`flow/config.mk`:
```
export PLATFORM = sky130hd
export DESIGN_NAME = top
export DESIGN_NICKNAME = top
export VERILOG_FILES = /design/flow/design.v
export SDC_FILE = /design/flow/constraint.sdc
export NUM_CORES = 4
export LEC_CHECK = 0
export ABC_AREA = 0
export CAP_MARGIN = 40
export CELL_PAD_IN_SITES_DETAIL_PLACEMENT = 0
export CORE_ASPECT_RATIO = 0.92
export CORE_MARGIN = 2
export CORE_UTILIZATION = 72
export CTS_CLUSTER_SIZE = 79
export MAX_ROUTING_LAYER = met5
export MIN_ROUTING_LAYER = met1
export PLACE_DENSITY_LB_ADDON = 0.0
export SETUP_SLACK_MARGIN = 2.08
export SLEW_MARGIN = 20
```
`flow/constraint.sdc`:
```
create_clock -name core_clock -period 7.38 [get_ports {clk}]
set_input_delay 1.4760 -clock core_clock [delete_from_list [all_inputs] [get_ports {clk}]]
set_output_delay 1.4760 -clock core_clock [all_outputs]
set_load 0.01 [all_outputs]
```
`flow/design.v`:
```
module top(
    input logic clk,         
    input logic rst,         
    output logic RGB_R,      
    output logic RGB_G,      
    output logic RGB_B       
);
    localparam CLK_FREQ = 12_000_000;  
    localparam PWM_RESOLUTION = 8;   
    localparam PWM_MAX = (1 << PWM_RESOLUTION) - 1;   
    localparam PWM_CYCLES = 256;   
    localparam DEGREES_MAX = 360;
    localparam CYCLES_PER_DEGREE = CLK_FREQ / DEGREES_MAX;   
    typedef enum logic [1:0] {
        STATE_PWM_COUNT,
        STATE_DEGREE_COUNT,
        STATE_HSV_CALC,
        STATE_PWM_OUTPUT
    } state_t;
    logic [PWM_RESOLUTION-1:0] pwm_counter;
    logic [PWM_RESOLUTION-1:0] red_pwm_value, green_pwm_value, blue_pwm_value;
    logic [31:0] degree_counter;
    logic [8:0] current_degree;
    state_t current_state;
    state_t next_state;
    always_ff @(posedge clk) begin
        if (rst) current_state <= STATE_PWM_COUNT;
        else current_state <= next_state;
    end
    always_comb begin  
        case (current_state)
            STATE_PWM_COUNT: begin
                if (degree_counter == CYCLES_PER_DEGREE - 1) begin
                    next_state = STATE_DEGREE_COUNT;
                end else begin
                    next_state = STATE_PWM_COUNT;
                end
            end
            STATE_DEGREE_COUNT: begin
                next_state = STATE_HSV_CALC;
            end
            STATE_HSV_CALC: begin
                next_state = STATE_PWM_OUTPUT;
            end
            STATE_PWM_OUTPUT: begin
                next_state = STATE_PWM_COUNT;
            end
            default: begin
                next_state = STATE_PWM_COUNT;
            end
        endcase
    end
    always_ff @(posedge clk) begin
        if (rst) begin
            pwm_counter <= 0;
            degree_counter <= 0;
            current_degree <= 0;
            red_pwm_value <= 0;
            green_pwm_value <= 0;
            blue_pwm_value <= 0;
        end else
        case (current_state)
            STATE_PWM_COUNT: begin
                pwm_counter <= pwm_counter + 1;                
                if (degree_counter == CYCLES_PER_DEGREE - 1) begin
                    degree_counter <= 0;
                end else begin
                    degree_counter <= degree_counter + 1;
                end
            end
            STATE_DEGREE_COUNT: begin
                if (current_degree == DEGREES_MAX - 1) begin
                    current_degree <= 0;
                end else begin
                    current_degree <= current_degree + 1;
                end
            end
            STATE_HSV_CALC: begin
                if (current_degree < 60) begin
                    red_pwm_value <= PWM_MAX;
                end else if (current_degree < 120) begin
                    red_pwm_value <= PWM_MAX - ((current_degree - 60) * PWM_MAX / 60);
                end else if (current_degree < 240) begin
                    red_pwm_value <= 0;
                end else if (current_degree < 300) begin
                    red_pwm_value <= (current_degree - 240) * PWM_MAX / 60;
                end else begin
                    red_pwm_value <= PWM_MAX;
                end
                if (current_degree < 60) begin
                    green_pwm_value <= current_degree * PWM_MAX / 60;
                end else if (current_degree < 180) begin
                    green_pwm_value <= PWM_MAX;
                end else if (current_degree < 240) begin
                    green_pwm_value <= PWM_MAX - ((current_degree - 180) * PWM_MAX / 60);
                end else begin
                    green_pwm_value <= 0;
                end
                if (current_degree < 120) begin
                    blue_pwm_value <= 0;
                end else if (current_degree < 180) begin
                    blue_pwm_value <= (current_degree - 120) * PWM_MAX / 60;
                end else if (current_degree < 300) begin
                    blue_pwm_value <= PWM_MAX;
                end else begin
                    blue_pwm_value <= PWM_MAX - ((current_degree - 300) * PWM_MAX / 60);
                end
            end
            STATE_PWM_OUTPUT: begin
            end
        endcase
    end
    assign RGB_R = (pwm_counter > red_pwm_value) ? 1'b1 : 1'b0;
    assign RGB_G = (pwm_counter > green_pwm_value) ? 1'b1 : 1'b0;
    assign RGB_B = (pwm_counter > blue_pwm_value) ? 1'b1 : 1'b0;
endmodule
```
`flow/run.sh`:
```
#!/bin/bash
# the make line also repeats each setting of config.mk as NAME=value (left out here)
make -C /OpenROAD-flow-scripts/flow DESIGN_CONFIG=/design/flow/config.mk WORK_HOME=/design/flow/orfs CLKGATE_MAP_FILE= finish
```
==> impl_metrics.env, run 1 <==
# source this file to load flow results
export IMPL_mux_area_share_pct=1.74
export IMPL_yosys_cells=2413
export IMPL_io_buffer_count=4
export IMPL_synth_adder_area_share_pct=37.9
export IMPL_ys_seq_share_pct=7.82
export IMPL_dp_cells=3334
export IMPL_netlist_top_cells_count="inv_1 (459), ha_1 (235), fa_1 (226)"
export IMPL_dieArea_um2=28700
export IMPL_top_area_cell="fa_1"
export IMPL_fp_utilization_pct=72.6
export IMPL_synth_xor_area_share_pct=7.20
export IMPL_top_level_ports=5
export IMPL_ys_top_logic_family="adder cells"
export IMPL_synthArstFlopShare_pct=0
export IMPL_synth_yosys_warnings=1
export IMPL_status="did not finish"
export IMPL_die_x_um=176
export IMPL_syn_inst=2413
export IMPL_error="[ERROR DPL-0038] Utilization greater than 100%, impossible to legalize"
export IMPL_synth_chip_area_um2=19700
export IMPL_lastStage="4_1_cts"
export IMPL_globalplace_congestion=1.07
export IMPL_dominantRegCellSynth="dfxtp_1"
export IMPL_core_um2=27100
export IMPL_simple_gate_share_pct=14.1
export IMPL_fp_nets=2876
export IMPL_top_area_share_pct=23.0
export IMPL_die_h_um=163
export IMPL_yosysUniqueCellTypes=108
export IMPL_area_leaders="fa_1 (23%), ha_1 (15%), inv_1 (8.7%)"
export IMPL_top_cell="inv_1"
export IMPL_dp_hpwl_um=64100
export IMPL_synth_edff_count=0
export IMPL_placementRows=58
export IMPL_syn_area_um2=19700
export IMPL_compound_area_share_pct=21.0
export IMPL_ys_ff=77
export IMPL_postSynthAreaPerCell_um2=8.17
-- per-stage QoR --
step                instance area (µm²)  TNS (ns)  setup WS [ns]  hold slack [ns]  total power (µW)
floorplan                         20400    -45.36          -2.95            0.390               461
global placement                  25300    -56.87          -3.30            0.397               475
detailed placement                25300    -68.77          -3.85            0.432               481
==> inputs of run 2 (changes only) <==
Settings changed: ABC_AREA 0 to default, CAP_MARGIN 40 to 20, CELL_PAD_IN_SITES_DETAIL_PLACEMENT 0 to default, CORE_ASPECT_RATIO 0.92 to default, CTS_CLUSTER_SIZE 79 to default, MAX_ROUTING_LAYER met5 to default, MIN_ROUTING_LAYER met1 to default, PLACE_DENSITY_LB_ADDON 0.0 to default, SETUP_SLACK_MARGIN 2.08 to default.
Clock period 7.38 ns to 12.1 ns, I/O delays scaled along.
==> impl_metrics.env, run 2 <==
# physical design summary
export IMPL_top_area_share_pct=23.0
export IMPL_cts_sinks=77
export IMPL_syn_area_um2=19700
export IMPL_pg_comb_uw=30.4
export IMPL_yosys_cells=2413
export IMPL_period_used_pct=97.2
export IMPL_hold_buffers=0
export IMPL_dp_cells=2746
export IMPL_top_level_ports=5
export IMPL_max_freq_ghz=0.0850
export IMPL_crit_arrival_ns=12.00
export IMPL_synthToLayoutAreaGrowth_pct=7.52
export IMPL_worst_r2r_path_depth=41
export IMPL_rr_endpoint="blue_pwm_value[0]"
export IMPL_hp_class="register to register"
export IMPL_tool_warnings=62
export IMPL_final_util_pct=78.8
export IMPL_finalMaxSlewViolations=0
export IMPL_worstSkewPairLatency_ns=0.36
export IMPL_p_int_uw=474
export IMPL_io_buffer_count=4
export IMPL_vias=18300
export IMPL_synth_adder_area_share_pct=37.9
export IMPL_top_cell="inv_1"
export IMPL_cts_tree="done"
export IMPL_htreeDepth=3
export IMPL_placementRows=60
export IMPL_fp_nets=2876
export IMPL_synth_edff_count=0
export IMPL_compound_area_share_pct=21.0
export IMPL_overflow=0
export IMPL_drc=0
export IMPL_hold_path_end="current_state[0]"
export IMPL_postSynthAreaPerCell_um2=8.17
export IMPL_n_antenna_cell=0
export IMPL_p_clk_share_pct=53.7
export IMPL_antenna_found_initial=0
export IMPL_status="finished clean"
export IMPL_drtAntennaViolNets=0
export IMPL_yosysUniqueCellTypes=108
export IMPL_p_sw_share_pct=23.9
export IMPL_setup_tns_ns=0
export IMPL_grt_pass1_vias=18300
export IMPL_first_pass_iters=9
export IMPL_dr_first_iter_drc_count=1752
export IMPL_netlist_top_cells_count="inv_1 (459), ha_1 (235), fa_1 (226)"
export IMPL_start_kind="register"
export IMPL_maxCapViolations=0
export IMPL_area_leaders="fa_1 (23%), ha_1 (15%), inv_1 (8.7%)"
export IMPL_skew_ns=0.0217
export IMPL_r2r_start="current_degree[5]"
export IMPL_core_um2=26900
export IMPL_powerClk_uw=334
export IMPL_min_from="current_state[3]"
export IMPL_avgRoutedWirePerCell_um=21.8
export IMPL_rrSetupSlack_ns=0.34
export IMPL_fillerInstances=1849
export IMPL_cp_num_cells=41
export IMPL_finalCriticalPeriod_ns=11.76
export IMPL_pwr_share_seq_pct=41.4
export IMPL_crit_fanout=8
export IMPL_worst_path_dominant_cell_family="AND-OR/OR-AND gates"
export IMPL_slowest_delay_ns=0.77
export IMPL_final_cells=2786
export IMPL_p_sw_uw=149
export IMPL_worst_slew_pin_slew_ns=1.23
export IMPL_power_group_top="the clock network"
export IMPL_p_leak_uw=0.00988
export IMPL_root_buffer="clkbuf_16"
export IMPL_die_x_um=169
export IMPL_syn_inst=2413
export IMPL_setup_viol=0
export IMPL_synth_yosys_warnings=1
export IMPL_clock_path_buffers=2
export IMPL_mux_area_share_pct=1.74
export IMPL_critPathLaunch="current_degree[5]"
export IMPL_wl_um=60600
export IMPL_globalplace_congestion=1.06
export IMPL_synth_chip_area_um2=19700
export IMPL_dieArea_um2=28700
export IMPL_hold_depth=2
export IMPL_simple_gate_share_pct=14.1
export IMPL_synth_xor_area_share_pct=7.20
export IMPL_worst_ep_required_time_ns=12.33
export IMPL_totalPowerFinal_uw=622
export IMPL_cts_buffers=9
export IMPL_slew_headroom_pct=17.9
export IMPL_irDropWorstVdd_mv=0.0649
export IMPL_track_usage_pct=42.5
export IMPL_p_comb_share_pct=4.9
export IMPL_synthArstFlopShare_pct=0
export IMPL_viasPerCell=6.56
export IMPL_cpMaxStageDelayCell="or4b_2"
export IMPL_grt_max_degree=41
export IMPL_top_area_cell="fa_1"
export IMPL_dominantRegCellSynth="dfxtp_1"
export IMPL_powerSeq_uw=258
export IMPL_critPathKind="register to register"
export IMPL_ys_seq_share_pct=7.82
export IMPL_finalHoldViolations=0
export IMPL_cp_num_buf_inv=8
export IMPL_dp_hpwl_um=48300
export IMPL_grt_pass1_wl_um=95400
export IMPL_nets=2903
export IMPL_ys_top_logic_family="adder cells"
export IMPL_fp_utilization_pct=73.3
export IMPL_clk_pin_slew_ns=0.08
export IMPL_power_density_nw_per_um2=29.4
export IMPL_endpoint_kind="register"
export IMPL_ys_ff=77
export IMPL_crit_end="blue_pwm_value[0]"
export IMPL_die_h_um=169
## run 2: cell type report
| class | instances | area (µm²) | area share (%) |
|---|---|---|---|
| clock inverter | 6 | 119 | 0.561 |
| sequential | 77 | 1540 | 7.28 |
| inverter | 464 | 1750 | 8.24 |
| multi-input combinational | 1807 | 16500 | 77.9 |
| tap | 341 | 427 | 2.01 |
| clock buffer | 10 | 229 | 1.08 |
| timing repair buffer | 81 | 622 | 2.94 |
## run 2: timing repair
action / 4_1_cts / 5_1_grt
gates cloned: 0 / 1
endpoints found under the setup margin: 4 / 12
gates resized: 1 / 59
pin swaps: 0 / 18
endpoints found under the hold margin: 0 / 0
setup buffers: 0 / 23
## run 2: metrics by stage
stage / hold slack, ns / setup WS, ns / area [µm²]
CTS: 0.412 / 0.00367 / 20700
global placement: 0.396 / 0.278 / 20300
detailed placement: 0.397 / -0.00187 / 20300
floorplan: 0.390 / 0.410 / 19700
finish: 0.414 / 0.337 / 21200
global route: 0.454 / -0.0743 / 21200
## run 2: routing by layer
layer | up-vias | part of all wire [%] | GRT usage, %
met5 | - | 0 | 0
met4 | 0 | 6.8 | 25.7
met3 | 275 | 9.4 | 9.03
met2 | 1015 | 46 | 69.7
met1 | 8723 | 38 | 51.6
li1 | 8259 | - | -
==> inputs of run 3 (changes only) <==
Settings changed: CORE_UTILIZATION 72 to 45.
Clock period 12.1 ns to 5.59 ns, I/O delays scaled along.
==> impl_metrics.env, run 3 <==
# physical design summary
export IMPL_n_antenna_cell=0
export IMPL_finalHoldViolations=0
export IMPL_io_buffer_count=4
export IMPL_synth_edff_count=0
export IMPL_vias=19900
export IMPL_rsz0062_at_grt="true"
export IMPL_cts_sinks=77
export IMPL_syn_inst=2413
export IMPL_antenna_found_initial=1
export IMPL_finalCriticalPeriod_ns=10.57
export IMPL_p_sw_share_pct=25.0
export IMPL_synth_xor_area_share_pct=7.20
export IMPL_cts_tree="done"
export IMPL_hold_buffers=0
export IMPL_yosys_cells=2413
export IMPL_p_leak_uw=0.0136
export IMPL_top_cell="inv_1"
export IMPL_synthToLayoutAreaGrowth_pct=45.4
export IMPL_hold_depth=2
export IMPL_start_kind="register"
export IMPL_p_int_uw=937
export IMPL_root_buffer="clkbuf_16"
export IMPL_grtUsageMet2_pct=53.3
export IMPL_pg_comb_uw=62.6
export IMPL_powerSeq_uw=555
export IMPL_avgRoutedWirePerCell_um=18.4
export IMPL_p_sw_uw=312
export IMPL_htreeDepth=3
export IMPL_min_from="current_state[3]"
export IMPL_status="complete, but fails checks"
export IMPL_ys_seq_share_pct=7.82
export IMPL_final_util_pct=66.4
export IMPL_rrSetupSlack_ns=-4.98
export IMPL_power_density_nw_per_um2=43.6
export IMPL_core_um2=43200
export IMPL_simple_gate_share_pct=14.1
export IMPL_nets=3582
export IMPL_cpMostUsedCell="buf_4"
export IMPL_p_comb_share_pct=5.0
export IMPL_synthArstFlopShare_pct=0
export IMPL_met1_usage_pct=38.6
export IMPL_grt_pass1_wl_um=109000
export IMPL_dp_cells=3615
export IMPL_mux_area_share_pct=1.74
export IMPL_worstSkewPairLatency_ns=0.35
export IMPL_worst_path_dominant_cell_family="AND-OR/OR-AND gates"
export IMPL_drtAntennaViolNets=0
export IMPL_syn_area_um2=19700
export IMPL_powerClk_uw=631
export IMPL_yosysUniqueCellTypes=108
export IMPL_irDropWorstVdd_mv=0.123
export IMPL_drc=0
export IMPL_final_cells=3709
export IMPL_compound_area_share_pct=21.0
export IMPL_grt_use_met3_pct=4.62
export IMPL_cp_num_buf_inv=16
export IMPL_dieArea_um2=45500
export IMPL_top_area_cell="fa_1"
export IMPL_die_x_um=213
export IMPL_ys_top_logic_family="adder cells"
export IMPL_finalMaxSlewViolations=0
export IMPL_crit_arrival_ns=10.81
export IMPL_rr_endpoint="blue_pwm_value[1]"
export IMPL_top_area_share_pct=23.0
export IMPL_hp_class="register to register"
export IMPL_fp_utilization_pct=45.6
export IMPL_hold_path_end="current_state[0]"
export IMPL_endpoint_kind="register"
export IMPL_netlist_top_cells_count="inv_1 (459), ha_1 (235), fa_1 (226)"
export IMPL_dominantRegCellSynth="dfxtp_1"
export IMPL_top_level_ports=5
export IMPL_area_leaders="fa_1 (23%), ha_1 (15%), inv_1 (8.7%)"
export IMPL_grt_pass1_vias=20800
export IMPL_holdWs_ns=0.410
export IMPL_period_used_pct=189
export IMPL_ys_ff=77
export IMPL_synth_yosys_warnings=1
export IMPL_first_pass_iters=6
export IMPL_grt_max_degree=41
export IMPL_synth_adder_area_share_pct=37.9
export IMPL_setup_viol=24
export IMPL_cpMaxStageDelayCell="or4b_4"
export IMPL_dr_first_iter_drc_count=1345
export IMPL_wl_um=68400
export IMPL_dp_hpwl_um=56800
export IMPL_slew_headroom_pct=34.3
export IMPL_r2r_start="current_degree[4]"
export IMPL_worst_ep_required_time_ns=5.83
export IMPL_die_h_um=213
export IMPL_fp_nets=2876
export IMPL_pwr_share_seq_pct=44.5
export IMPL_critPathLaunch="current_degree[4]"
export IMPL_violations="setup timing"
export IMPL_fillerInstances=3622
export IMPL_clk_pin_slew_ns=0.08
export IMPL_track_usage_pct=30.5
export IMPL_p_clk_share_pct=50.5
export IMPL_power_group_top="the clock network"
export IMPL_cp_num_cells=46
export IMPL_skew_ns=0.0210
export IMPL_synth_chip_area_um2=19700
export IMPL_crit_end="blue_pwm_value[1]"
export IMPL_worst_slew_pin_slew_ns=0.985
export IMPL_crit_fanout=6
export IMPL_globalplace_congestion=0.987
export IMPL_worst_r2r_path_depth=46
export IMPL_max_freq_ghz=0.0946
export IMPL_placementRows=76
export IMPL_tool_warnings=63
export IMPL_globalRoute_busiestLayer="met2"
export IMPL_maxCapViolations=0
export IMPL_postSynthAreaPerCell_um2=8.17
export IMPL_slowest_delay_ns=0.62
export IMPL_fin_ws_ns=-4.98
export IMPL_cts_buffers=9
export IMPL_critPathKind="register to register"
export IMPL_clock_path_buffers=2
export IMPL_overflow=0
export IMPL_viasPerCell=5.36
==> run 3: stage by stage <==
step	total power (µW)	TNS, ns	instance area (µm²)	setup WS, ns
floorplan	609	-88.32	20400	-4.74
global placement	628	-101.99	26000	-5.24
detailed placement	630	-105.04	26000	-5.41
CTS	1260	-92.30	27900	-4.77
global route	1290	-106.97	28600	-5.45
finish	1250	-96.65	28600	-4.98
==> run 3: area by class of cell <==
| cell class | instances | area, µm² | share of cell area (%) |
|---|---|---|---|
| Multi-Input combinational cell | 1806 | 18400 | 64.1 |
| Timing Repair Buffer | 761 | 5920 | 20.7 |
| Inverter | 464 | 1770 | 6.17 |
| Sequential cell | 77 | 1560 | 5.45 |
| Tap cell | 585 | 732 | 2.56 |
| Clock buffer | 9 | 225 | 0.786 |
| Clock inverter | 7 | 87.6 | 0.306 |
==> run 3: metal layers <==
metal	up-vias	share of wire, %
met1	9662	43
li1	9590	-
met2	499	48
met4	2	3.9
met5	-	0.020
met3	129	4.8
==> run 3: repair_timing <==
action / 4_1_cts / 5_1_grt
buffers inserted: 67 / 22
pin swaps: 113 / 50
endpoints found under the setup margin: 24 / 24
gates resized: 234 / 111
==> inputs of run 4 (changes only) <==
Settings changed: ABC_AREA from default to 0, CAP_MARGIN 20 to 40, CELL_PAD_IN_SITES_DETAIL_PLACEMENT from default to 0, CORE_UTILIZATION 45 to 70, MAX_ROUTING_LAYER from default to met5, MIN_ROUTING_LAYER from default to met1, PLACE_DENSITY from default to 0.62.
Clock period 5.59 ns to 11.0 ns, I/O delays scaled along.
==> impl_metrics.env, run 4 <==
# physical design summary
export IMPL_status="complete, but fails checks"
export IMPL_violations="setup timing"
export IMPL_syn_inst=2413
export IMPL_synth_chip_area_um2=19700
export IMPL_grt_max_degree=41
export IMPL_cpMaxStageDelayCell="fa_1"
export IMPL_syn_area_um2=19700
export IMPL_viasPerCell=6.67
export IMPL_dr_first_iter_drc_count=2058
export IMPL_placementRows=61
export IMPL_simple_gate_share_pct=14.1
export IMPL_compound_area_share_pct=21.0
export IMPL_p_sw_uw=161
export IMPL_netlist_top_cells_count="inv_1 (459), ha_1 (235), fa_1 (226)"
export IMPL_hold_buffers=0
export IMPL_cp_num_cells=45
export IMPL_grt_pass1_wl_um=96600
export IMPL_first_pass_iters=9
export IMPL_pg_comb_uw=34.0
export IMPL_top_cell="inv_1"
export IMPL_wl_um=69700
export IMPL_worst_r2r_path_depth=45
export IMPL_setup_tns_ns=-1.34
export IMPL_min_from="blue_pwm_value[2]"
export IMPL_clock_path_buffers=2
export IMPL_fp_utilization_pct=70.9
export IMPL_endpoint_kind="register"
export IMPL_ys_top_logic_family="adder cells"
export IMPL_drtAntennaViolNets=0
export IMPL_top_area_cell="fa_1"
export IMPL_rsz0062_at_grt="true"
export IMPL_p_leak_uw=0.0110
export IMPL_power_group_top="the clock network"
export IMPL_root_buffer="clkbuf_16"
export IMPL_start_kind="register"
export IMPL_tool_warnings=63
export IMPL_synthArstFlopShare_pct=0
export IMPL_critPathLaunch="current_degree[6]"
export IMPL_dominantRegCellSynth="dfxtp_1"
export IMPL_fin_ws_ns=-0.240
export IMPL_area_leaders="fa_1 (23%), ha_1 (15%), inv_1 (8.7%)"
export IMPL_skew_ns=0.0198
export IMPL_top_level_ports=5
export IMPL_mux_area_share_pct=1.74
export IMPL_crit_end="red_pwm_value[0]"
export IMPL_cts_buffers=9
export IMPL_fillerInstances=1541
export IMPL_avgRoutedWirePerCell_um=23.3
export IMPL_cts_sinks=77
export IMPL_p_comb_share_pct=5.3
export IMPL_antenna_found_initial=0
export IMPL_power_density_nw_per_um2=26.8
export IMPL_worstSkewPairLatency_ns=0.36
export IMPL_dp_hpwl_um=49100
export IMPL_track_usage_pct=42.2
export IMPL_cp_num_buf_inv=11
export IMPL_cpMostUsedCell="buf_4"
export IMPL_setup_viol=8
export IMPL_htreeDepth=3
export IMPL_maxCapViolations=0
export IMPL_core_um2=27800
export IMPL_dieArea_um2=29500
export IMPL_period_used_pct=102
export IMPL_dp_slack_ns=-0.419
export IMPL_irDropWorstVdd_mv=0.0529
export IMPL_n_antenna_cell=0
export IMPL_postSynthAreaPerCell_um2=8.17
export IMPL_powerSeq_uw=283
export IMPL_slowest_delay_ns=0.55
export IMPL_slew_headroom_pct=33.1
export IMPL_hold_path_end="blue_pwm_value[2]"
export IMPL_rrSetupSlack_ns=-0.24
export IMPL_overflow=0
export IMPL_powerClk_uw=322
export IMPL_r2r_start="current_degree[6]"
export IMPL_synth_xor_area_share_pct=7.20
export IMPL_ys_ff=77
export IMPL_finalHoldViolations=0
export IMPL_finalMaxSlewViolations=0
export IMPL_crit_fanout=8
export IMPL_max_freq_ghz=0.0890
export IMPL_clk_pin_slew_ns=0.08
export IMPL_worst_path_dominant_cell_family="AND-OR/OR-AND gates"
export IMPL_synth_edff_count=0
export IMPL_crit_arrival_ns=11.51
export IMPL_synth_adder_area_share_pct=37.9
export IMPL_worst_slew_pin_slew_ns=1.00
export IMPL_finalCriticalPeriod_ns=11.24
export IMPL_grt_pass1_vias=18800
export IMPL_yosysUniqueCellTypes=108
export IMPL_io_buffer_count=4
export IMPL_synthToLayoutAreaGrowth_pct=21.0
export IMPL_comb_area_um2=17600
export IMPL_globalplace_congestion=1.05
export IMPL_pwr_share_seq_pct=44.3
export IMPL_die_x_um=172
export IMPL_worst_ep_required_time_ns=11.27
export IMPL_vias=20000
export IMPL_drc=0
export IMPL_fp_nets=2876
export IMPL_top_area_share_pct=23.0
export IMPL_p_sw_share_pct=25.2
export IMPL_p_clk_share_pct=50.4
export IMPL_hp_class="register to register"
export IMPL_p_int_uw=477
export IMPL_ys_seq_share_pct=7.82
export IMPL_nets=3077
export IMPL_rr_endpoint="red_pwm_value[0]"
export IMPL_critPathKind="register to register"
export IMPL_register_area_um2=1560
export IMPL_synth_yosys_warnings=1
export IMPL_die_h_um=172
export IMPL_cts_tree="done"
export IMPL_hold_depth=2
export IMPL_yosys_cells=2413
[run 4: timing repair]
item / 4_1_cts / 5_1_grt
pin swaps: 18 / 111
buffers inserted: 15 / 60
endpoints found under the setup margin: 9 / 12
resized: 45 / 272
gates cloned: 0 / 0
[run 4: routing by layer]
| metal | vias up | wire length (µm) | share of wire, % | track usage (%) |
|---|---|---|---|---|
| met3 | 538 | 7940 | 11 | 8.01 |
| met5 | - | 0 | 0 | 0 |
| met2 | 1390 | 31200 | 45 | 70.4 |
| met4 | 0 | 6970 | 10 | 30.7 |
| li1 | 8605 | - | - | - |
| met1 | 9445 | 23600 | 34 | 48.6 |
[run 4: per-stage QoR]
step	power [µW]	instances	instance area (µm²)	hold slack [ns]	util, %
floorplan	310	2413	19800	0.390	-
global route	655	2997	23800	0.504	85.8
detailed placement	322	2906	21400	0.413	76.9
finish	638	2997	23800	0.477	85.8
global placement	320	2904	21300	0.401	76.8
CTS	636	2937	22000	0.453	79.3
[run 4: final cells by class]
type	instances	area share, %
multi-input cells	1806	74.0
repair buffers	256	8.76
inverters	464	7.37
flip-flops and latches	77	6.53
well taps	378	1.98
clock buffers	9	0.945
clock inverters	7	0.388
==> inputs of run 5 (changes only) <==
Settings changed: CAP_MARGIN 40 to 0, CORE_UTILIZATION 70 to 72, CTS_CLUSTER_SIZE from default to 82, PLACE_DENSITY 0.62 to default, PLACE_DENSITY_LB_ADDON from default to 0.0, SLEW_MARGIN 20 to 40.
Clock period 11.0 ns to 10.8 ns, I/O delays scaled along.
==> impl_metrics.env, run 5 <==
# physical design summary
export IMPL_n_antenna_cell=0
export IMPL_yosys_cells=2413
export IMPL_io_buffer_count=4
export IMPL_dp_cells=2950
export IMPL_maxCapViolations=0
export IMPL_die_h_um=169
export IMPL_grt_max_degree=41
export IMPL_cpMostUsedCell="buf_4"
export IMPL_critPathLaunch="current_degree[4]"
export IMPL_root_buffer="clkbuf_16"
export IMPL_overflow=0
export IMPL_p_sw_share_pct=27.9
export IMPL_final_area_um2=23900
export IMPL_antenna_found_initial=0
export IMPL_grt_use_met3_pct=12.5
export IMPL_slowest_delay_ns=0.61
export IMPL_violations="setup timing"
export IMPL_dominantRegCellSynth="dfxtp_1"
export IMPL_globalplace_congestion=1.13
export IMPL_pg_comb_uw=36.9
export IMPL_cts_sinks=77
export IMPL_rrSetupSlack_ns=-0.58
export IMPL_grt_pass1_wl_um=102000
export IMPL_yosysUniqueCellTypes=108
export IMPL_ys_ff=77
export IMPL_critPathKind="register to register"
export IMPL_powerClk_uw=314
export IMPL_min_from="green_pwm_value[4]"
export IMPL_syn_area_um2=19700
export IMPL_vias=20400
export IMPL_nets=3154
export IMPL_cts_buffers=9
export IMPL_finalMaxSlewViolations=0
export IMPL_pwr_share_seq_pct=45.0
export IMPL_hold_buffers=0
export IMPL_crit_fanout=6
export IMPL_htreeDepth=3
export IMPL_compound_area_share_pct=21.0
export IMPL_synthToLayoutAreaGrowth_pct=21.5
export IMPL_synth_edff_count=0
export IMPL_core_um2=26900
export IMPL_tool_warnings=61
export IMPL_final_cells=3037
export IMPL_cts_tree="done"
export IMPL_worst_slew_pin_slew_ns=1.01
export IMPL_worst_path_dominant_cell_family="AND-OR/OR-AND gates"
export IMPL_placementRows=60
export IMPL_cp_num_cells=47
export IMPL_crit_arrival_ns=11.64
export IMPL_syn_inst=2413
export IMPL_powerSeq_uw=288
export IMPL_cpMaxStageDelayCell="or4b_4"
export IMPL_synth_yosys_warnings=1
export IMPL_setup_viol=9
export IMPL_worst_r2r_path_depth=47
export IMPL_crit_end="blue_pwm_value[1]"
export IMPL_hold_depth=2
export IMPL_globalRoute_busiestLayer="met2"
export IMPL_synth_adder_area_share_pct=37.9
export IMPL_irDropWorstVdd_mv=0.0614
export IMPL_wl_um=69900
export IMPL_p_comb_share_pct=5.8
export IMPL_fin_ws_ns=-0.583
export IMPL_clock_path_buffers=2
export IMPL_r2r_start="current_degree[4]"
export IMPL_fp_nets=2876
export IMPL_max_freq_ghz=0.0879
export IMPL_rsz0062_at_grt="true"
export IMPL_dr_first_iter_drc_count=2485
export IMPL_p_clk_share_pct=49.2
export IMPL_first_pass_iters=10
export IMPL_ys_top_logic_family="adder cells"
export IMPL_power_group_top="the clock network"
export IMPL_dieArea_um2=28700
export IMPL_status="complete, but fails checks"
export IMPL_top_level_ports=5
export IMPL_area_leaders="fa_1 (23%), ha_1 (15%), inv_1 (8.7%)"
export IMPL_simple_gate_share_pct=14.1
export IMPL_endpoint_kind="register"
export IMPL_period_used_pct=105
export IMPL_clk_pin_slew_ns=0.08
export IMPL_dp_hpwl_um=51000
export IMPL_viasPerCell=6.73
export IMPL_hold_path_end="green_pwm_value[4]"
export IMPL_start_kind="register"
export IMPL_avgRoutedWirePerCell_um=23.0
export IMPL_place_area_um2=22000
export IMPL_die_x_um=169
export IMPL_top_area_cell="fa_1"
export IMPL_finalHoldViolations=0
export IMPL_worst_ep_required_time_ns=11.05
export IMPL_synth_chip_area_um2=19700
export IMPL_dp_slack_ns=-0.372
export IMPL_hp_class="register to register"
export IMPL_grtUsageMet2_pct=74.7
export IMPL_netlist_top_cells_count="inv_1 (459), ha_1 (235), fa_1 (226)"
export IMPL_slew_headroom_pct=31.7
export IMPL_synthArstFlopShare_pct=0
export IMPL_p_int_uw=461
export IMPL_ys_seq_share_pct=7.82
export IMPL_cp_num_buf_inv=13
export IMPL_top_cell="inv_1"
export IMPL_mux_area_share_pct=1.74
export IMPL_p_leak_uw=0.0112
export IMPL_synth_xor_area_share_pct=7.20
export IMPL_track_usage_pct=45.3
export IMPL_top_area_share_pct=23.0
export IMPL_postSynthAreaPerCell_um2=8.17
export IMPL_drtAntennaViolNets=0
export IMPL_skew_ns=0.0140
export IMPL_p_sw_uw=178
export IMPL_worstSkewPairLatency_ns=0.36
export IMPL_fp_utilization_pct=73.3
export IMPL_rr_endpoint="blue_pwm_value[1]"
export IMPL_power_density_nw_per_um2=26.7
export IMPL_finalCriticalPeriod_ns=11.38
export IMPL_drc=0
export IMPL_met1_usage_pct=52.8
export IMPL_grt_pass1_vias=20000
[run 5: routing by layer]
metal,share of wire (%),wire length (µm),vias to the layer above
li1,-,-,8759
met1,35,24400,9739
met2,45,31600,1430
met3,12,8080,498
met4,8.4,5890,0
met5,0,0,-
[run 5: what timing repair did]
item	in CTS	in global routing
pin swaps	36	83
setup endpoints to repair	8	12
resized	84	146
hold endpoints to repair	0	0
buffers inserted	22	50
[run 5: area by class of cell]
cell class / instances / area, µm²
Fill cell: 1340 / 2940
Timing Repair Buffer: 333 / 2570
Inverter: 464 / 1750
Multi-Input combinational cell: 1806 / 17300
Clock buffer: 9 / 225
Sequential cell: 77 / 1560
Clock inverter: 7 / 66.3
Tap cell: 341 / 427
[run 5: stage by stage]
step | hold slack (ns) | util [%] | TNS, ns | total power [µW]
3_3_place_gp | 0.446 | 81.8 | -0.123 | 329
6_report | 0.482 | 89.1 | -3.77 | 639
5_1_grt | 0.497 | 89.1 | -7.90 | 650
3_5_place_dp | 0.466 | 81.9 | -1.89 | 330
2_1_floorplan | 0.390 | - | 0 | 316
4_1_cts | 0.477 | 85.1 | 0 | 634
==> inputs of run 6 (changes only) <==
Settings changed: ABC_AREA 0 to default, CAP_MARGIN 0 to 20, CELL_PAD_IN_SITES_DETAIL_PLACEMENT 0 to default, CTS_CLUSTER_DIAMETER from default to 370, CTS_CLUSTER_SIZE 82 to 80, MAX_ROUTING_LAYER met5 to default, MIN_ROUTING_LAYER met1 to default, SLEW_MARGIN 40 to 30, TNS_END_PERCENT from default to 95.
Clock period 10.8 ns to 10.6 ns, I/O delays scaled along.
==> impl_metrics.env, run 6 <==
# source this file to load flow results
export IMPL_top_area_share_pct=23.0
export IMPL_dp_hpwl_um=53600
export IMPL_ys_seq_share_pct=7.82
export IMPL_dieArea_um2=28700
export IMPL_postSynthAreaPerCell_um2=8.17
export IMPL_syn_area_um2=19700
export IMPL_yosysUniqueCellTypes=108
export IMPL_syn_inst=2413
export IMPL_mux_area_share_pct=1.74
export IMPL_synthArstFlopShare_pct=0
export IMPL_placementRows=60
export IMPL_ys_ff=77
export IMPL_simple_gate_share_pct=14.1
export IMPL_io_buffer_count=4
export IMPL_hold_buffers=0
export IMPL_synth_chip_area_um2=19700
export IMPL_track_usage_pct=76.2
export IMPL_synth_edff_count=0
export IMPL_top_level_ports=5
export IMPL_cts_sinks=77
export IMPL_overflow=59
export IMPL_htreeDepth=3
export IMPL_compound_area_share_pct=21.0
export IMPL_die_h_um=169
export IMPL_status="did not finish"
export IMPL_synth_xor_area_share_pct=7.20
export IMPL_cts_buffers=9
export IMPL_netlist_top_cells_count="inv_1 (459), ha_1 (235), fa_1 (226)"
export IMPL_clock_path_buffers=2
export IMPL_error="[ERROR GRT-0232] Routing congestion too high. Check the congestion heatmap in the GUI."
export IMPL_fp_nets=2876
export IMPL_globalplace_congestion=1.09
export IMPL_yosys_cells=2413
export IMPL_die_x_um=169
export IMPL_fp_utilization_pct=73.3
export IMPL_area_leaders="fa_1 (23%), ha_1 (15%), inv_1 (8.7%)"
export IMPL_top_cell="inv_1"
export IMPL_core_um2=26900
export IMPL_ys_top_logic_family="adder cells"
export IMPL_root_buffer="clkbuf_16"
export IMPL_top_area_cell="fa_1"
export IMPL_lastStage="5_1_grt"
export IMPL_synth_yosys_warnings=1
export IMPL_synth_adder_area_share_pct=37.9
export IMPL_dominantRegCellSynth="dfxtp_1"
==> run 6: routing by layer <==
| layer | GRT usage [%] | overflow |
|---|---|---|
| met1 | 75.3 | 0 |
| met2 | 93.6 | 32 |
| met3 | 59.7 | 3 |
| met4 | 76.8 | 23 |
| met5 | 37.9 | 1 |
==> run 6: metrics by stage <==
| step | cell area, µm² | cells | setup WS, ns |
|---|---|---|---|
| 3_5_place_dp | 22700 | 3032 | -0.696 |
| 4_1_cts | 24000 | 3091 | -0.0286 |
| 3_3_place_gp | 22700 | 3032 | -0.327 |
| 2_1_floorplan | 19900 | 2413 | 0.000187 |
==> run 6: repair_timing <==
item,4_1_cts
buffers inserted,43
pin swaps,42
setup endpoints to repair,9
endpoints found under the hold margin,0
resized,129
==> inputs of run 7 (changes only) <==
Settings changed: CORE_UTILIZATION 72 to 37, CTS_CLUSTER_DIAMETER 370 to 50, CTS_CLUSTER_SIZE 80 to default, GPL_TIMING_DRIVEN from default to 0, PLACE_DENSITY_LB_ADDON 0.0 to 0.02, SLEW_MARGIN 30 to 40, TNS_END_PERCENT 95 to default.
Clock period 10.6 ns to 17.2 ns, I/O delays scaled along.
==> impl_metrics.env, run 7 <==
# physical design summary
export IMPL_slew_headroom_pct=41.8
export IMPL_dieArea_um2=55100
export IMPL_top_level_ports=5
export IMPL_p_comb_share_pct=5.3
export IMPL_grt_pass1_wl_um=99100
export IMPL_fp_utilization_pct=37.4
export IMPL_first_pass_iters=7
export IMPL_synth_edff_count=0
export IMPL_wl_um=63500
export IMPL_cts_sinks=77
export IMPL_cts_tree="done"
export IMPL_min_from="current_state[3]"
export IMPL_synth_xor_area_share_pct=7.20
export IMPL_die_x_um=235
export IMPL_final_util_pct=39.9
export IMPL_antenna_found_initial=0
export IMPL_placementRows=84
export IMPL_status="finished clean"
export IMPL_r2r_start="current_degree[7]"
export IMPL_dp_hpwl_um=54000
export IMPL_compound_area_share_pct=21.0
export IMPL_max_freq_ghz=0.0684
export IMPL_p_clk_share_pct=49.1
export IMPL_io_buffer_count=4
export IMPL_hold_buffers=0
export IMPL_area_leaders="fa_1 (23%), ha_1 (15%), inv_1 (8.7%)"
export IMPL_grt_max_degree=17
export IMPL_worst_ep_required_time_ns=17.46
export IMPL_syn_inst=2413
export IMPL_cp_num_buf_inv=8
export IMPL_rrSetupSlack_ns=2.58
export IMPL_netlist_top_cells_count="inv_1 (459), ha_1 (235), fa_1 (226)"
export IMPL_power_density_nw_per_um2=18.9
export IMPL_clock_path_buffers=2
export IMPL_core_um2=52700
export IMPL_crit_fanout=12
export IMPL_cpMostUsedCell="inv_1"
export IMPL_cts_buffers=9
export IMPL_viasPerCell=5.39
export IMPL_crit_arrival_ns=14.88
export IMPL_top_cell="inv_1"
export IMPL_start_kind="register"
export IMPL_grt_pass1_vias=16800
export IMPL_worst_path_dominant_cell_family="AND-OR/OR-AND gates"
export IMPL_htreeDepth=3
export IMPL_synth_chip_area_um2=19700
export IMPL_worst_slew_pin_slew_ns=0.865
export IMPL_cp_num_cells=42
export IMPL_synth_adder_area_share_pct=37.9
export IMPL_rsz0062_at_grt="false"
export IMPL_pg_comb_uw=21.0
export IMPL_ys_top_logic_family="adder cells"
export IMPL_pwr_share_seq_pct=45.6
export IMPL_worstSkewPairLatency_ns=0.37
export IMPL_power_group_top="the clock network"
export IMPL_yosysUniqueCellTypes=108
export IMPL_clk_pin_slew_ns=0.08
export IMPL_slowest_delay_ns=0.85
export IMPL_yosys_cells=2413
export IMPL_post_cts_resized=0
export IMPL_p_int_uw=290
export IMPL_p_sw_share_pct=27.0
export IMPL_p_leak_uw=0.00957
export IMPL_worst_r2r_path_depth=42
export IMPL_vias=16800
export IMPL_synth_yosys_warnings=1
export IMPL_root_buffer="clkbuf_16"
export IMPL_period_used_pct=85.0
export IMPL_synthArstFlopShare_pct=0
export IMPL_n_antenna_cell=0
export IMPL_p_sw_uw=107
export IMPL_skew_ns=0.0190
export IMPL_finalCriticalPeriod_ns=14.62
export IMPL_overflow=0
export IMPL_synthToLayoutAreaGrowth_pct=6.52
export IMPL_dominantRegCellSynth="dfxtp_1"
export IMPL_endpoint_kind="register"
export IMPL_top_area_cell="fa_1"
export IMPL_cpMaxStageDelayCell="dfxtp_1"
export IMPL_finalHoldViolations=0
export IMPL_irDropWorstVdd_mv=0.0354
export IMPL_maxCapViolations=0
export IMPL_hold_path_end="current_state[0]"
export IMPL_hold_depth=2
export IMPL_track_usage_pct=23.1
export IMPL_globalplace_congestion=0.901
export IMPL_ys_ff=77
export IMPL_tool_warnings=60
export IMPL_crit_end="blue_pwm_value[0]"
export IMPL_postSynthAreaPerCell_um2=8.17
export IMPL_dr_first_iter_drc_count=928
export IMPL_fp_nets=2876
export IMPL_top_area_share_pct=23.0
export IMPL_critPathLaunch="current_degree[7]"
export IMPL_critPathKind="register to register"
export IMPL_powerClk_uw=195
export IMPL_avgRoutedWirePerCell_um=20.3
export IMPL_setup_viol=0
export IMPL_mux_area_share_pct=1.74
export IMPL_ys_seq_share_pct=7.82
export IMPL_drtAntennaViolNets=0
export IMPL_setup_tns_ns=0
export IMPL_finalMaxSlewViolations=0
export IMPL_syn_area_um2=19700
export IMPL_simple_gate_share_pct=14.1
export IMPL_powerSeq_uw=181
export IMPL_die_h_um=235
export IMPL_drc=0
export IMPL_rr_endpoint="blue_pwm_value[0]"
export IMPL_nets=2893
export IMPL_hp_class="register to register"
export IMPL_post_cts_buffers=0
run 7: final cells by class:
type,count,area [µm²]
flip-flops and latches,77,1540
well taps,688,861
inverters,464,1740
clock inverters,7,67.6
clock buffers,9,225
plain buffers,66,273
repair buffers,6,52.6
multi-input cells,1806,16200
fillers,5431,31700
run 7: routing by layer:
metal	GRT usage (%)	vias to the layer above	wire length (µm)
li1	-	8231	-
met1	32.7	8246	30400
met2	37.7	307	29200
met3	1.96	54	2170
met4	6.16	0	1720
met5	0	-	0
run 7: per-stage QoR:
| stage | instance area [µm²] | worst slack, ns | std cells | total power [µW] | hold slack (ns) |
|---|---|---|---|---|---|
| global placement | 20600 | 2.11 | 3105 | 206 | 0.423 |
| floorplan | 19700 | 5.51 | 2413 | 199 | 0.390 |
| CTS | 21000 | 2.65 | 3123 | 402 | 0.437 |
| global route | 21000 | 1.76 | 3123 | 412 | 0.473 |
| detailed placement | 20700 | 2.74 | 3107 | 207 | 0.426 |
| finish | 21000 | 2.58 | 3123 | 398 | 0.430 |
==> inputs of run 8 (changes only) <==
Settings changed: CORE_UTILIZATION 37 to 38, CTS_CLUSTER_DIAMETER 50 to default, GPL_TIMING_DRIVEN 0 to default, PLACE_DENSITY_LB_ADDON 0.02 to default, SLEW_MARGIN 40 to 20.
Clock period 17.2 ns to 21.0 ns, I/O delays scaled along.
==> impl_metrics.env, run 8 <==
# physical design summary
export IMPL_r2r_start="current_degree[4]"
export IMPL_status="finished clean"
export IMPL_pwr_share_seq_pct=44.7
export IMPL_p_sw_uw=78.4
export IMPL_finalCriticalPeriod_ns=13.60
export IMPL_htreeDepth=3
export IMPL_mux_area_share_pct=1.74
export IMPL_synth_edff_count=0
export IMPL_worst_path_dominant_cell_family="AND-OR/OR-AND gates"
export IMPL_globalplace_congestion=0.989
export IMPL_hp_class="register to register"
export IMPL_clk_pin_slew_ns=0.07
export IMPL_synth_adder_area_share_pct=37.9
export IMPL_cts_buffers=9
export IMPL_finalMaxSlewViolations=0
export IMPL_top_cell="inv_1"
export IMPL_p_leak_uw=0.00951
export IMPL_overflow=0
export IMPL_post_cts_buffers=0
export IMPL_postSynthAreaPerCell_um2=8.17
export IMPL_ys_ff=77
export IMPL_drtAntennaViolNets=0
export IMPL_p_sw_share_pct=23.6
export IMPL_tool_warnings=60
export IMPL_top_area_share_pct=23.0
export IMPL_viasPerCell=5.57
export IMPL_crit_end="blue_pwm_value[0]"
export IMPL_root_buffer="clkbuf_16"
export IMPL_syn_inst=2413
export IMPL_syn_area_um2=19700
export IMPL_setup_viol=0
export IMPL_hold_depth=2
export IMPL_top_level_ports=5
export IMPL_dominantRegCellSynth="dfxtp_1"
export IMPL_endpoint_kind="register"
export IMPL_critPathLaunch="current_degree[4]"
export IMPL_crit_arrival_ns=13.83
export IMPL_drc=0
export IMPL_wl_um=57300
export IMPL_die_h_um=232
export IMPL_io_buffer_count=4
export IMPL_power_density_nw_per_um2=16.0
export IMPL_post_cts_resized=0
export IMPL_top_area_cell="fa_1"
export IMPL_worstSkewPairLatency_ns=0.35
export IMPL_totalPowerFinal_uw=332
export IMPL_synthToLayoutAreaGrowth_pct=5.68
export IMPL_irDropWorstVdd_mv=0.0328
export IMPL_dp_hpwl_um=47900
export IMPL_crit_fanout=21
export IMPL_fin_ws_ns=7.40
export IMPL_die_x_um=232
export IMPL_clock_path_buffers=2
export IMPL_yosysUniqueCellTypes=108
export IMPL_max_freq_ghz=0.0735
export IMPL_track_usage_pct=21.6
export IMPL_setup_tns_ns=0
export IMPL_rrSetupSlack_ns=7.40
export IMPL_finalHoldViolations=0
export IMPL_synthArstFlopShare_pct=0
export IMPL_pg_comb_uw=17.2
export IMPL_grt_pass1_wl_um=92400
export IMPL_dp_slack_ns=7.61
export IMPL_synth_chip_area_um2=19700
export IMPL_cp_num_cells=38
export IMPL_cpMostUsedCell="fa_1"
export IMPL_cts_sinks=77
export IMPL_power_group_top="the clock network"
export IMPL_synth_yosys_warnings=1
export IMPL_fp_utilization_pct=38.4
export IMPL_final_util_pct=40.6
export IMPL_cts_tree="done"
export IMPL_worst_r2r_path_depth=38
export IMPL_powerClk_uw=167
export IMPL_p_clk_share_pct=50.2
export IMPL_ys_seq_share_pct=7.82
export IMPL_fp_nets=2876
export IMPL_ys_top_logic_family="adder cells"
export IMPL_cp_num_buf_inv=3
export IMPL_avgRoutedWirePerCell_um=18.7
export IMPL_vias=17100
export IMPL_worst_ep_required_time_ns=21.24
export IMPL_netlist_top_cells_count="inv_1 (459), ha_1 (235), fa_1 (226)"
export IMPL_hold_path_end="current_state[0]"
export IMPL_cpMaxStageDelayCell="dfxtp_1"
export IMPL_worst_slew_pin_slew_ns=1.08
export IMPL_start_kind="register"
export IMPL_p_comb_share_pct=5.2
export IMPL_synth_xor_area_share_pct=7.20
export IMPL_grt_pass1_vias=17100
export IMPL_core_um2=51300
export IMPL_skew_ns=0.0190
export IMPL_slowest_delay_ns=1.03
export IMPL_antenna_found_initial=1
export IMPL_simple_gate_share_pct=14.1
export IMPL_maxCapViolations=0
export IMPL_slew_headroom_pct=27.4
export IMPL_critPathKind="register to register"
export IMPL_n_antenna_cell=0
export IMPL_p_int_uw=254
export IMPL_nets=2848
export IMPL_compound_area_share_pct=21.0
export IMPL_area_leaders="fa_1 (23%), ha_1 (15%), inv_1 (8.7%)"
export IMPL_powerSeq_uw=148
export IMPL_yosys_cells=2413
export IMPL_rr_endpoint="blue_pwm_value[0]"
export IMPL_hold_buffers=0
export IMPL_grt_max_degree=41
export IMPL_placementRows=83
export IMPL_min_from="current_state[3]"
export IMPL_period_used_pct=64.8
export IMPL_dr_first_iter_drc_count=1360
export IMPL_rsz0062_at_grt="false"
export IMPL_dieArea_um2=53700
export IMPL_first_pass_iters=5
==> run 8: final cells by class <==
type | instances | area, µm²
fill | 5221 | 30500
multi-input combinational | 1806 | 16200
inverter | 464 | 1740
sequential | 77 | 1540
tap | 680 | 851
clock buffer | 12 | 256
timing repair buffer | 27 | 213
clock inverter | 4 | 53.8
==> run 8: stage by stage <==
stage / area (µm²) / hold slack, ns / cells
global placement: 20500 / 0.408 / 3054
detailed placement: 20500 / 0.407 / 3054
floorplan: 19700 / 0.390 / 2413
CTS: 20800 / 0.430 / 3070
finish: 20800 / 0.433 / 3070
global route: 20800 / 0.456 / 3070
==> run 8: routing by layer <==
layer	vias to the layer above	wire length (µm)	part of all wire [%]	track usage, %
li1	8136	-	-	-
met1	8335	25600	45	29.3
met2	534	25700	45	34.6
met3	93	3780	6.6	3.63
met4	0	2210	3.9	7.89
met5	-	0	0	0
==> inputs of run 9 (changes only) <==
Settings changed: CORE_ASPECT_RATIO from default to 0.58, CORE_UTILIZATION 38 to 60, CTS_CLUSTER_SIZE from default to 68, GPL_TIMING_DRIVEN from default to 0, HOLD_SLACK_MARGIN from default to 0.15, MAX_ROUTING_LAYER from default to met5, PLACE_DENSITY_LB_ADDON from default to 0.16, TNS_END_PERCENT from default to 65.
Clock period 21.0 ns to 9.82 ns, I/O delays scaled along.
==> impl_metrics.env, run 9 <==
# physical design summary
export IMPL_root_buffer="clkbuf_16"
export IMPL_synthToLayoutAreaGrowth_pct=20.5
export IMPL_p_leak_uw=0.0108
export IMPL_clk_pin_slew_ns=0.07
export IMPL_synth_xor_area_share_pct=7.20
export IMPL_yosysUniqueCellTypes=108
export IMPL_cp_num_buf_inv=15
export IMPL_crit_arrival_ns=11.82
export IMPL_clock_path_buffers=2
export IMPL_pg_comb_uw=38.4
export IMPL_crit_end="green_pwm_value[1]"
export IMPL_drtAntennaViolNets=0
export IMPL_p_clk_share_pct=48.3
export IMPL_fin_ws_ns=-1.76
export IMPL_dp_cells=2859
export IMPL_p_int_uw=506
export IMPL_critPathLaunch="current_degree[7]"
export IMPL_die_h_um=142
export IMPL_fp_utilization_pct=61.0
export IMPL_dr_first_iter_drc_count=2165
export IMPL_nets=3056
export IMPL_first_pass_iters=6
export IMPL_simple_gate_share_pct=14.1
export IMPL_worst_path_dominant_cell_family="AND-OR/OR-AND gates"
export IMPL_hp_class="register to register"
export IMPL_top_cell="inv_1"
export IMPL_slowest_delay_ns=0.53
export IMPL_setup_tns_ns=-18.45
export IMPL_powerClk_uw=331
export IMPL_worst_ep_required_time_ns=10.06
export IMPL_synthArstFlopShare_pct=0
export IMPL_worst_r2r_path_depth=51
export IMPL_setup_viol=15
export IMPL_compound_area_share_pct=21.0
export IMPL_rr_endpoint="green_pwm_value[1]"
export IMPL_wl_um=67200
export IMPL_ys_ff=77
export IMPL_maxCapViolations=0
export IMPL_rsz0062_at_grt="true"
export IMPL_grt_max_degree=17
export IMPL_irDropWorstVdd_mv=0.0698
export IMPL_hold_path_end="current_state[0]"
export IMPL_cts_sinks=77
export IMPL_violations="setup timing"
export IMPL_cpMostUsedCell="buf_4"
export IMPL_vias=19200
export IMPL_r2r_start="current_degree[7]"
export IMPL_skew_ns=0.0116
export IMPL_n_antenna_cell=0
export IMPL_area_leaders="fa_1 (23%), ha_1 (15%), inv_1 (8.7%)"
export IMPL_finalCriticalPeriod_ns=11.58
export IMPL_syn_inst=2413
export IMPL_synth_yosys_warnings=1
export IMPL_top_area_share_pct=23.0
export IMPL_netlist_top_cells_count="inv_1 (459), ha_1 (235), fa_1 (226)"
export IMPL_period_used_pct=118
export IMPL_rrSetupSlack_ns=-1.76
export IMPL_cpMaxStageDelayCell="fa_1"
export IMPL_finalMaxSlewViolations=0
export IMPL_yosys_cells=2413
export IMPL_overflow=0
export IMPL_hold_buffers=0
export IMPL_worst_slew_pin_slew_ns=1.18
export IMPL_htreeDepth=3
export IMPL_crit_fanout=10
export IMPL_max_freq_ghz=0.0864
export IMPL_slew_headroom_pct=20.6
export IMPL_min_from="current_state[3]"
export IMPL_tool_warnings=63
export IMPL_finalHoldViolations=0
export IMPL_dieArea_um2=34400
export IMPL_track_usage_pct=37.7
export IMPL_cts_tree="done"
export IMPL_placementRows=50
export IMPL_p_comb_share_pct=5.6
export IMPL_synth_chip_area_um2=19700
export IMPL_synth_edff_count=0
export IMPL_top_level_ports=5
export IMPL_grt_pass1_wl_um=101000
export IMPL_fp_nets=2876
export IMPL_postSynthAreaPerCell_um2=8.17
export IMPL_fillerInstances=2407
export IMPL_power_density_nw_per_um2=28.9
export IMPL_io_buffer_count=4
export IMPL_dominantRegCellSynth="dfxtp_1"
export IMPL_mux_area_share_pct=1.74
export IMPL_p_sw_share_pct=26.1
export IMPL_worstSkewPairLatency_ns=0.35
export IMPL_core_um2=32300
export IMPL_syn_area_um2=19700
export IMPL_pwr_share_seq_pct=46.1
export IMPL_hold_depth=2
export IMPL_p_sw_uw=179
export IMPL_viasPerCell=6.33
export IMPL_synth_adder_area_share_pct=37.9
export IMPL_powerSeq_uw=316
export IMPL_top_area_cell="fa_1"
export IMPL_ys_top_logic_family="adder cells"
export IMPL_grt_pass1_vias=18000
export IMPL_endpoint_kind="register"
export IMPL_final_cells=3040
export IMPL_dp_hpwl_um=51600
export IMPL_die_x_um=242
export IMPL_critPathKind="register to register"
export IMPL_cts_buffers=9
export IMPL_ys_seq_share_pct=7.82
export IMPL_cp_num_cells=51
export IMPL_globalplace_congestion=1.01
export IMPL_drc=0
export IMPL_antenna_found_initial=1
export IMPL_avgRoutedWirePerCell_um=22.1
export IMPL_start_kind="register"
export IMPL_power_group_top="the clock network"
export IMPL_status="complete, but fails checks"
run 9: per-stage QoR:
step                      total power [µW]  setup WS (ns)  hold WS (ns)  util (%)  area, µm²
after floorplan                        347         -0.512         0.390         -      20400
after global placement                 359          -2.95         0.396      64.9      20900
after detailed placement               361          -3.11         0.414      64.9      20900
after CTS                              689          -1.22         0.425      70.6      22800
after global routing                   703          -1.96         0.458      73.5      23700
final                                  685          -1.76         0.421      73.5      23700
run 9: per-layer routing:
layer	global-route usage, %	wire, µm	up-vias	share of wire (%)
met3	14.8	10100	147	15
met2	53.4	26700	1181	40
met4	4.00	1200	2	1.8
met1	55.6	29200	9328	43
met5	0	12	-	0.018
li1	-	-	8580	-
run 9: area by class of cell:
cell class / instances / area, µm² / share of cell area (%)
plain buffers: 63 / 388 / 1.63
well taps: 442 / 553 / 2.33
flip-flops and latches: 77 / 1570 / 6.61
inverters: 464 / 1790 / 7.53
repair buffers: 172 / 1390 / 5.84
multi-input cells: 1806 / 17800 / 74.8
clock buffers: 9 / 225 / 0.949
clock inverters: 7 / 66.3 / 0.279
run 9: timing repair:
item,in CTS,in global routing
pin swaps,74,62
gates cloned,0,0
buffers inserted,107,62
endpoints found under the hold margin,0,0
gates resized,154,94
setup endpoints to repair,24,21
==> inputs of run 10 (changes only) <==
Settings changed: ABC_AREA from default to 0, CAP_MARGIN 20 to 40, CELL_PAD_IN_SITES_DETAIL_PLACEMENT from default to 0, CORE_ASPECT_RATIO 0.58 to default, CORE_UTILIZATION 60 to 72, CTS_CLUSTER_SIZE 68 to default, GPL_TIMING_DRIVEN 0 to default, HOLD_SLACK_MARGIN 0.15 to default, MIN_ROUTING_LAYER from default to met1, PLACE_DENSITY from default to 0.62, PLACE_DENSITY_LB_ADDON 0.16 to default, TNS_END_PERCENT 65 to default.
Clock period 9.82 ns to 10.4 ns, I/O delays scaled along.
==> impl_metrics.env, run 10 <==
# source this file to load flow results
export IMPL_status="did not finish"
export IMPL_lastStage="5_1_grt"
export IMPL_error="[ERROR GRT-0232] Routing congestion too high. Check the congestion heatmap in the GUI."
export IMPL_synth_xor_area_share_pct=7.20
export IMPL_dieArea_um2=28700
export IMPL_synth_chip_area_um2=19700
export IMPL_netlist_top_cells_count="inv_1 (459), ha_1 (235), fa_1 (226)"
export IMPL_top_level_ports=5
export IMPL_simple_gate_share_pct=14.1
export IMPL_area_leaders="fa_1 (23%), ha_1 (15%), inv_1 (8.7%)"
export IMPL_core_um2=26900
export IMPL_die_x_um=169
export IMPL_postSynthAreaPerCell_um2=8.17
export IMPL_ys_seq_share_pct=7.82
export IMPL_compound_area_share_pct=21.0
export IMPL_synth_yosys_warnings=1
export IMPL_ys_top_logic_family="adder cells"
export IMPL_synth_adder_area_share_pct=37.9
export IMPL_placementRows=60
export IMPL_top_area_share_pct=23.0
export IMPL_ys_ff=77
export IMPL_htreeDepth=3
export IMPL_cts_buffers=9
export IMPL_track_usage_pct=94.1
export IMPL_synthArstFlopShare_pct=0
export IMPL_top_cell="inv_1"
export IMPL_mux_area_share_pct=1.74
export IMPL_root_buffer="clkbuf_16"
export IMPL_synth_edff_count=0
export IMPL_dp_cells=3055
export IMPL_clock_path_buffers=2
export IMPL_yosysUniqueCellTypes=108
export IMPL_yosys_cells=2413
export IMPL_io_buffer_count=4
export IMPL_dp_hpwl_um=54100
export IMPL_syn_inst=2413
export IMPL_dominantRegCellSynth="dfxtp_1"
export IMPL_top_area_cell="fa_1"
export IMPL_cts_sinks=77
export IMPL_syn_area_um2=19700
export IMPL_overflow=1154
export IMPL_globalplace_congestion=1.13
export IMPL_fp_utilization_pct=73.3
export IMPL_die_h_um=169
export IMPL_fp_nets=2876
-- run 10: timing repair --
action,CTS
cloned,0
buffers inserted,56
setup endpoints to repair,11
gates resized,127
pin swaps,98
hold buffers,0
-- run 10: metal layers --
layer,track usage [%],GRT overflow
met5,49.7,2
met4,106,353
met3,79.2,30
met2,111,749
met1,87.8,20
-- run 10: metrics by stage --
stage	util, %	setup TNS, ns	hold slack, ns	worst slack [ns]	cell area [µm²]
2_1_floorplan	-	0	0.390	0.00196	20100
3_3_place_gp	85.8	-1.59	0.395	-0.255	23000
3_5_place_dp	85.8	-5.45	0.421	-0.690	23100
4_1_cts	91.0	-1.26	0.445	-0.200	24500
==> inputs of run 11 (changes only) <==
Settings changed: ABC_AREA 0 to 1, CAP_MARGIN 40 to 20, CELL_PAD_IN_SITES_DETAIL_PLACEMENT 0 to default, CELL_PAD_IN_SITES_GLOBAL_PLACEMENT from default to 3, CORE_MARGIN 2 to 6, CORE_UTILIZATION 72 to 28, CTS_CLUSTER_SIZE from default to 53, GPL_ROUTABILITY_DRIVEN from default to 0, GPL_TIMING_DRIVEN from default to 0, MAX_ROUTING_LAYER met5 to default, MIN_ROUTING_LAYER met1 to met2, PLACE_DENSITY 0.62 to 0.66, SLEW_MARGIN 20 to 40, TNS_END_PERCENT from default to 95.
Clock period 10.4 ns to 12.9 ns, I/O delays scaled along.
==> impl_metrics.env, run 11 <==
# physical design summary
export IMPL_place_area_um2=20800
export IMPL_period_used_pct=91.7
export IMPL_endpoint_kind="register"
export IMPL_cpMostUsedCell="nand2_1"
export IMPL_tool_warnings=60
export IMPL_core_um2=68800
export IMPL_dieArea_um2=76400
export IMPL_ys_ff=77
export IMPL_worst_r2r_path_depth=82
export IMPL_die_h_um=276
export IMPL_top_level_ports=5
export IMPL_cp_num_cells=82
export IMPL_critPathKind="register to register"
export IMPL_clk_pin_slew_ns=0.09
export IMPL_p_comb_share_pct=4.9
export IMPL_mux_area_share_pct=0.205
export IMPL_area_leaders="fa_1 (23%), ha_1 (15%), inv_1 (12%)"
export IMPL_synth_edff_count=0
export IMPL_p_clk_share_pct=52.2
export IMPL_worstSkewPairLatency_ns=0.39
export IMPL_crit_fanout=11
export IMPL_dr_first_iter_drc_count=2782
export IMPL_cp_num_buf_inv=12
export IMPL_hold_path_end="current_state[0]"
export IMPL_grt_use_met3_pct=39.9
export IMPL_top_area_share_pct=23.1
export IMPL_crit_end="blue_pwm_value[0]"
export IMPL_ys_top_logic_family="adder cells"
export IMPL_synth_yosys_warnings=1
export IMPL_top_area_cell="fa_1"
export IMPL_clock_path_buffers=2
export IMPL_synthToLayoutAreaGrowth_pct=9.01
export IMPL_rr_endpoint="blue_pwm_value[0]"
export IMPL_synthArstFlopShare_pct=0
export IMPL_postSynthAreaPerCell_um2=7.12
export IMPL_power_density_nw_per_um2=26.2
export IMPL_grt_pass1_wl_um=106000
export IMPL_hp_class="register to register"
export IMPL_finalMaxSlewViolations=0
export IMPL_setup_viol=0
export IMPL_ys_seq_share_pct=7.87
export IMPL_cts_buffers=9
export IMPL_grtUsageMet2_pct=31.2
export IMPL_syn_area_um2=19600
export IMPL_antenna_found_initial=0
export IMPL_irDropWorstVdd_mv=0.0535
export IMPL_dp_hpwl_um=58100
export IMPL_synth_adder_area_share_pct=38.1
export IMPL_critPathLaunch="current_degree[8]"
export IMPL_grt_max_degree=17
export IMPL_drtAntennaViolNets=0
export IMPL_power_group_top="the clock network"
export IMPL_finalHoldViolations=0
export IMPL_avgRoutedWirePerCell_um=18.8
export IMPL_cts_sinks=77
export IMPL_compound_area_share_pct=11.0
export IMPL_cts_tree="done"
export IMPL_yosysUniqueCellTypes=61
export IMPL_io_buffer_count=4
export IMPL_netlist_top_cells_count="inv_1 (631), nand2_1 (508), ha_1 (235)"
export IMPL_finalCriticalPeriod_ns=11.83
export IMPL_hold_depth=2
export IMPL_skew_ns=0.0231
export IMPL_comb_area_um2=15400
export IMPL_powerClk_uw=292
export IMPL_synth_xor_area_share_pct=5.09
export IMPL_p_leak_uw=0.0106
export IMPL_status="finished clean"
export IMPL_wl_um=69700
export IMPL_fillerInstances=7686
export IMPL_r2r_start="current_degree[8]"
export IMPL_min_from="current_state[3]"
export IMPL_crit_arrival_ns=12.06
export IMPL_synth_chip_area_um2=19600
export IMPL_cpMaxStageDelayCell="fa_1"
export IMPL_nets=3233
export IMPL_register_area_um2=1560
export IMPL_pg_comb_uw=27.5
export IMPL_start_kind="register"
export IMPL_slew_headroom_pct=40.6
export IMPL_first_pass_iters=8
export IMPL_track_usage_pct=27.0
export IMPL_drc=0
export IMPL_placementRows=96
export IMPL_root_buffer="clkbuf_16"
export IMPL_globalRoute_busiestLayer="met3"
export IMPL_worst_path_dominant_cell_family="simple AND/OR/NAND/NOR gates"
export IMPL_overflow=0
export IMPL_met1_usage_pct=0
export IMPL_slowest_delay_ns=0.53
export IMPL_fp_utilization_pct=28.4
export IMPL_dominantRegCellSynth="dfxtp_1"
export IMPL_fin_ws_ns=1.07
export IMPL_yosys_cells=2750
export IMPL_max_freq_ghz=0.0845
export IMPL_rrSetupSlack_ns=1.07
export IMPL_die_x_um=276
export IMPL_p_sw_uw=155
export IMPL_dp_slack_ns=-0.116
export IMPL_final_area_um2=21300
export IMPL_worst_ep_required_time_ns=13.13
export IMPL_fp_nets=3213
export IMPL_syn_inst=2750
export IMPL_viasPerCell=6.59
export IMPL_top_cell="inv_1"
export IMPL_maxCapViolations=0
export IMPL_p_sw_share_pct=27.8
export IMPL_htreeDepth=3
export IMPL_powerSeq_uw=240
export IMPL_pwr_share_seq_pct=42.9
export IMPL_p_int_uw=404
export IMPL_simple_gate_share_pct=23.6
export IMPL_grt_pass1_vias=27500
export IMPL_worst_slew_pin_slew_ns=0.891
export IMPL_vias=24400
-- run 11: stage by stage --
| step | cells | hold WS, ns | setup TNS (ns) | total power, µW | util, % |
|---|---|---|---|---|---|
| 2_1_floorplan | 2750 | 0.390 | 0 | 261 | - |
| 3_3_place_gp | 3685 | 0.408 | -0.223 | 275 | 30.2 |
| 3_5_place_dp | 3685 | 0.407 | -0.277 | 275 | 30.2 |
| 4_1_cts | 3701 | 0.426 | 0 | 565 | 30.7 |
| 5_1_grt | 3706 | 0.449 | -0.0115 | 579 | 31.0 |
| 6_report | 3707 | 0.417 | 0 | 559 | 31.0 |
-- run 11: cell type report --
cell class / instances / area share [%]
multi-input cells: 1957 / 72.3
inverters: 670 / 11.9
flip-flops and latches: 77 / 7.32
well taps: 931 / 5.46
plain buffers: 46 / 1.19
clock buffers: 9 / 1.06
clock inverters: 7 / 0.434
repair buffers: 9 / 0.364
diodes: 1 / 0.0117
-- run 11: what timing repair did --
item,in CTS,in global routing
gates cloned,0,0
gates resized,1,48
hold buffers,0,0
pin swaps,0,3
endpoints found under the setup margin,6,12
setup buffers,0,5
-- run 11: layer usage --
layer / vias up / wire length, µm
li1: 8550 / -
met1: 9050 / 0
met2: 6388 / 35200
met3: 404 / 30200
met4: 22 / 3670
met5: - / 696
Power figures rest on the tool's default switching activity, not on a simulated workload.
